Setup of job 5992:
==> flow/design.v (excerpt) <==
module DCIM (
    input clk,
    input rst_n,
    input in_valid,
    input [127:0] in_data1,
    input [127:0] in_data2,
    input [127:0] in_data3,
    input [127:0] in_data4, 
    output reg out_valid,
    output reg [12:0] O1,
    output reg [12:0] O2,
    output reg [12:0] O3,
    output reg [12:0] O4
);
Size in the first run: ~570 I/O pins, about 51000 um2 of cells after synthesis.
Settings: LEC_CHECK=0, ABC_AREA=1, CAP_MARGIN=20, CORE_MARGIN=2, CORE_UTILIZATION=72, CTS_CLUSTER_DIAMETER=372, GPL_ROUTABILITY_DRIVEN=0, HOLD_SLACK_MARGIN=0.29, MIN_ROUTING_LAYER=met1, SETUP_SLACK_MARGIN=-0.11, SLEW_MARGIN=15; clock period 1.59 ns.
run.sh (not shown) runs the stock make flow with config.mk's settings and CLKGATE_MAP_FILE=.
As the logs show, job 5992 stopped at global routing (5_1_grt) after a tool error, so it never reached the end of the flow.
#### Input delta (job 8925 over job 5992)
Settings: CORE_UTILIZATION now 70, was 72; ABC_AREA now 0, was 1; CTS_CLUSTER_SIZE now 37, previously not set; SETUP_SLACK_MARGIN now 0.38, was -0.11; PLACE_DENSITY now 0.65, previously not set; the clock period (ns, I/O delays scaled along) now 1.35, was 1.59.
Results
- Run status, job 8925: aborted in clock tree synthesis (4_1_cts), error DPL-0033
- Job 5992 got as far as global routing (5_1_grt), where a tool error ended the run.
- The vertical die size number comes out lower for job 5992 vs job 8925.
- Job 8925 against job 5992: cell total in the yosys stat output moved down; die boundary width moved up.
- Number of standard-cell rows in the floorplan of job 8925 exceeds that of job 5992 slightly.
> inputs changed (job 8925 -> job 9441)
Settings: CTS_CLUSTER_SIZE: 37 -> unset; CTS_CLUSTER_DIAMETER: 372 -> unset; SETUP_SLACK_MARGIN: 0.38 -> unset; SLEW_MARGIN: 15 -> 20; GPL_ROUTABILITY_DRIVEN: 0 -> unset; CORE_UTILIZATION: 70 -> 40; MIN_ROUTING_LAYER: met1 -> unset; PLACE_DENSITY: 0.65 -> unset; HOLD_SLACK_MARGIN: 0.29 -> unset; ABC_AREA: 0 -> unset; the clock period (ns, I/O delays scaled along): 1.35 -> 2.4.
Notes after the runs:
Job 9441 went all the way through synthesis, placement and routing and the layout is clean on timing, DRC and antenna. Compared with job 8925, job 9441 shows a higher vertical die dimension. Post-placement cell area in job 9441 is about 4% lower than in job 8925. Re core utilization at floorplan: job 9441 is 30 points down on job 8925. Number of placement rows, job 8925 and job 9441: smaller value in job 8925.
Input-level comparison between job 384 and job 9441:
Settings: changing CORE_UTILIZATION from 40 to 36; changing the clock period (ns, I/O delays scaled along) from 2.4 to 2.31.
## What came out
Job 9441 has completed all stages; timing, DRC and antenna checks passed. No stage failed in job 384, and the final checks on the layout all came back clean. Comparing job 384 against job 9441, there is no change at all in post-CTS repair timing setup buffer count. Job 384 ends up with higher final area than job 9441 does. Compared job 384 vs job 9441, and register-to-register slack is down in job 384. Job 384 -> job 9441: reported max-cap violation count delta 0, exact match. Looking at post-route worst hold slack across job 384 and job 9441, the one that comes out lower is job 384. A class of the tightest hold or removal check of in2reg is what job 9441 shows, while in2async belongs to job 384. The total routed wire length on the met1 layer reported for job 384 is greater than that of job 9441 by 4.4%. Between job 9441 and job 384, the flow reports power increasing by a few percent. NOTE power attributed to combinational cells job 9441->job 384 increased by a few percent.

========
== alpha ==
The RTL this note starts from:
==> flow/design.v <==
module DCIM (
    input clk,
    input rst_n,
    input in_valid,
    input [127:0] in_data1,
    input [127:0] in_data2,
    input [127:0] in_data3,
    input [127:0] in_data4, 
    output reg out_valid,
    output reg [12:0] O1,
    output reg [12:0] O2,
    output reg [12:0] O3,
    output reg [12:0] O4
);
reg [127:0] in_data1_dff, in_data2_dff, in_data3_dff, in_data4_dff;
always @(posedge clk) begin
    in_data1_dff <= in_data1;
    in_data2_dff <= in_data2;
    in_data3_dff <= in_data3;
    in_data4_dff <= in_data4;
end
reg in_valid_dff, in_valid_d2, in_valid_d3, in_valid_d4, in_valid_d5, in_valid_d6, in_valid_d7, in_valid_d8;
reg [1:0] cnt;
always @(posedge clk or negedge rst_n) begin
    if (!rst_n) begin
        in_valid_dff <= 1'b0;
        in_valid_d2 <= 1'b0;
        in_valid_d3 <= 1'b0;
        in_valid_d4 <= 1'b0;
        in_valid_d5 <= 1'b0;
        in_valid_d6 <= 1'b0;
        in_valid_d7 <= 1'b0;
        in_valid_d8 <= 1'b0;
    end
    else begin
        in_valid_dff <= in_valid;
        in_valid_d2 <= in_valid_dff;
        in_valid_d3 <= in_valid_d2;
        in_valid_d4 <= in_valid_d3;
        in_valid_d5 <= in_valid_d4;
        in_valid_d6 <= in_valid_d5;
        in_valid_d7 <= in_valid_d6;
        in_valid_d8 <= in_valid_d7;
    end
end
reg [4:0] sum1_1 [0:15], sum2_1 [0:15], sum3_1 [0:15], sum4_1 [0:15];
reg [5:0] sum1_2 [0:7], sum2_2 [0:7], sum3_2 [0:7], sum4_2 [0:7];
reg [6:0] sum1_3 [0:3], sum2_3 [0:3], sum3_3 [0:3], sum4_3 [0:3];
reg [7:0] sum1_4 [0:1], sum2_4 [0:1], sum3_4 [0:1], sum4_4 [0:1];
reg [8:0] sum1_5, sum2_5, sum3_5, sum4_5;
generate
    genvar i_1;
    for (i_1 = 0; i_1 < 16; i_1 = i_1 + 1) begin
        always @(posedge clk) begin
            sum1_1[i_1] <= in_data1_dff[127-i_1*8:124-i_1*8] + in_data1_dff[123-i_1*8:120-i_1*8];
            sum2_1[i_1] <= in_data2_dff[127-i_1*8:124-i_1*8] + in_data2_dff[123-i_1*8:120-i_1*8];
            sum3_1[i_1] <= in_data3_dff[127-i_1*8:124-i_1*8] + in_data3_dff[123-i_1*8:120-i_1*8];
            sum4_1[i_1] <= in_data4_dff[127-i_1*8:124-i_1*8] + in_data4_dff[123-i_1*8:120-i_1*8];
        end
    end
endgenerate
generate
    genvar i_2;
    for (i_2 = 0; i_2 < 8; i_2 = i_2 + 1) begin
        always @(posedge clk) begin
            sum1_2[i_2] <= sum1_1[i_2*2] + sum1_1[i_2*2+1];
            sum2_2[i_2] <= sum2_1[i_2*2] + sum2_1[i_2*2+1];
            sum3_2[i_2] <= sum3_1[i_2*2] + sum3_1[i_2*2+1];
            sum4_2[i_2] <= sum4_1[i_2*2] + sum4_1[i_2*2+1];
        end
    end
endgenerate
generate
    genvar i_3;
    for (i_3 = 0; i_3 < 4; i_3 = i_3 + 1) begin
        always @(posedge clk) begin
            sum1_3[i_3] <= sum1_2[i_3*2] + sum1_2[i_3*2+1];
            sum2_3[i_3] <= sum2_2[i_3*2] + sum2_2[i_3*2+1];
            sum3_3[i_3] <= sum3_2[i_3*2] + sum3_2[i_3*2+1];
            sum4_3[i_3] <= sum4_2[i_3*2] + sum4_2[i_3*2+1];
        end
    end
endgenerate
generate
    genvar i_4;
    for (i_4 = 0; i_4 < 2; i_4 = i_4 + 1) begin
        always @(posedge clk) begin
            sum1_4[i_4] <= sum1_3[i_4*2] + sum1_3[i_4*2+1];
            sum2_4[i_4] <= sum2_3[i_4*2] + sum2_3[i_4*2+1];
            sum3_4[i_4] <= sum3_3[i_4*2] + sum3_3[i_4*2+1];
            sum4_4[i_4] <= sum4_3[i_4*2] + sum4_3[i_4*2+1];
        end
    end
endgenerate
always @(posedge clk) begin
    sum1_5 <= sum1_4[0] + sum1_4[1];
    sum2_5 <= sum2_4[0] + sum2_4[1];
    sum3_5 <= sum3_4[0] + sum3_4[1];
    sum4_5 <= sum4_4[0] + sum4_4[1];
end
always @(posedge clk or negedge rst_n) begin
    if (!rst_n) begin
        cnt <= 2'd0;
    end
    else begin
        if (in_valid_d6) begin
            cnt <= cnt + 1;
        end
    end
end
reg [12:0] sum1, sum2, sum3, sum4;
always @(posedge clk or negedge rst_n) begin
    if (!rst_n) begin
        sum1 <= 13'b0;
        sum2 <= 13'b0;
        sum3 <= 13'b0;
        sum4 <= 13'b0;
    end
    else begin
        if (in_valid_d6) begin
            if (~|cnt) begin
                sum1 <= sum1_5;
                sum2 <= sum2_5;
                sum3 <= sum3_5;
                sum4 <= sum4_5;
            end else begin
                sum1 <= {sum1[11:0], 1'b0} + sum1_5;
                sum2 <= {sum2[11:0], 1'b0} + sum2_5;
                sum3 <= {sum3[11:0], 1'b0} + sum3_5;
                sum4 <= {sum4[11:0], 1'b0} + sum4_5;
            end
        end
    end
end
always @(posedge clk or negedge rst_n) begin
    if (!rst_n) begin
        O1 <= 13'b0;
        O2 <= 13'b0;
        O3 <= 13'b0;
        O4 <= 13'b0;
    end
    else begin
        if (in_valid_d7 & ~|cnt) begin
            O1 <= sum1;
            O2 <= sum2;
            O3 <= sum3;
            O4 <= sum4;
        end 
        else begin
            O1 <= 13'b0;
            O2 <= 13'b0;
            O3 <= 13'b0;
            O4 <= 13'b0;
        end
    end
end
always @(posedge clk or negedge rst_n) begin
    if (!rst_n) begin
        out_valid <= 1'b0;
    end
    else begin
        if (in_valid_d7 & ~|cnt) begin
            out_valid <= 1'b1;
        end
        else begin
            out_valid <= 1'b0;
        end
    end
end
endmodule
Settings: LEC_CHECK=0, ABC_AREA=1, CAP_MARGIN=20, CORE_MARGIN=3, CORE_UTILIZATION=47, CTS_CLUSTER_DIAMETER=372, GPL_ROUTABILITY_DRIVEN=1, GPL_TIMING_DRIVEN=0, MAX_ROUTING_LAYER=met4, MIN_ROUTING_LAYER=met1, PLACE_DENSITY_LB_ADDON=0.0, SETUP_SLACK_MARGIN=-0.03, SLEW_MARGIN=15, TNS_END_PERCENT=90; clock period 3.05 ns.
Here is what was changed in the inputs of beta compared with alpha.
==> flow/config.mk <==
export PLATFORM = sky130hd
export DESIGN_NAME = DCIM
export DESIGN_NICKNAME = DCIM
export VERILOG_FILES = /design/flow/design.v
export SDC_FILE = /design/flow/constraint.sdc
export NUM_CORES = 4
export LEC_CHECK = 0
export ABC_AREA = 1
export CAP_MARGIN = 20
export CORE_MARGIN = 2
export CORE_UTILIZATION = 65
export CTS_CLUSTER_SIZE = 98
export SLEW_MARGIN = 20
==> flow/constraint.sdc <==
create_clock -name core_clock -period 1.21 [get_ports {clk}]
set_input_delay 0.2420 -clock core_clock [delete_from_list [all_inputs] [get_ports {clk}]]
set_output_delay 0.2420 -clock core_clock [all_outputs]
set_load 0.01 [all_outputs]
==> results <==
Across beta and alpha, a clean result was obtained everywhere but in beta. beta terminated abnormally: global routing (5_1_grt) reported DPL-0038. Reported for beta and alpha, floorplan net count turned out identical to the last digit. Re area of the die: beta is about 28% down on alpha. Post-cts hold-fix buffer tally was higher in beta than in alpha.
Input-level comparison between gamma and beta:
==> flow/config.mk <==
export PLATFORM = sky130hd
export DESIGN_NAME = DCIM
export DESIGN_NICKNAME = DCIM
export VERILOG_FILES = /design/flow/design.v
export SDC_FILE = /design/flow/constraint.sdc
export NUM_CORES = 4
export LEC_CHECK = 0
export CAP_MARGIN = 20
export CORE_MARGIN = 2
export CORE_UTILIZATION = 70
export CTS_CLUSTER_DIAMETER = 315
export CTS_CLUSTER_SIZE = 14
export HOLD_SLACK_MARGIN = -0.05
export SLEW_MARGIN = 20
==> flow/constraint.sdc <==
create_clock -name core_clock -period 1.95 [get_ports {clk}]
set_input_delay 0.3900 -clock core_clock [delete_from_list [all_inputs] [get_ports {clk}]]
set_output_delay 0.3900 -clock core_clock [all_outputs]
set_load 0.01 [all_outputs]
## What came out
- On synthesized area, gamma does better than beta.
- Row count ends up lower on gamma.
- gamma vs beta: number of buffers created by CTS down in gamma
- Comparing area fraction in and, or, nand and nor cells for gamma and beta, the bigger number came from beta.
- The flow ran to completion for all of beta and gamma but beta, which stopped partway.
- As the logs show, beta stopped at global routing (5_1_grt) after a tool error, so it never reached the end of the flow.
- Synthesized cell count went down by more than 10% going from beta to gamma.
Input-level comparison between delta and gamma:
-- flow/config.mk --
<<< gamma, line 8
export CAP_MARGIN = 20
export CORE_MARGIN = 2
export CORE_UTILIZATION = 70
export CTS_CLUSTER_DIAMETER = 315
export CTS_CLUSTER_SIZE = 14
export HOLD_SLACK_MARGIN = -0.05
export SLEW_MARGIN = 20
>>> delta, line 8
export CAP_MARGIN = 20
export CORE_MARGIN = 2
export CORE_UTILIZATION = 72
export SETUP_SLACK_MARGIN = 0.23
export SLEW_MARGIN = 20
==> flow/constraint.sdc <==
create_clock -name core_clock -period 1.13 [get_ports {clk}]
set_input_delay 0.2260 -clock core_clock [delete_from_list [all_inputs] [get_ports {clk}]]
set_output_delay 0.2260 -clock core_clock [all_outputs]
set_load 0.01 [all_outputs]
Results
delta: aborted in clock tree synthesis (4_1_cts) (tool error). From the logs: gamma reached the end of the flow and failed the layout checks with negative setup slack. Compared with gamma, area of the placeable core in delta decreased by a few percent. gamma -> delta: number of enable flip-flop cells flat. gamma → delta: placement row count shrank by 2.0%; overall die height decreased 1.4%; chip area estimate from yosys synthesis now sits at about the same level; number of top-level pins flat; die extent in x lower. delta: cell total after placement is about 7% higher than what gamma reported. Per the comparison of delta with gamma, number of flip-flops and latches in the synthesized netlist saw little to no change; die area fell by about 2.7%; standard cell area after detailed placement +about 8%.
No activity file was given, so power comes from the tool's default toggle rates.
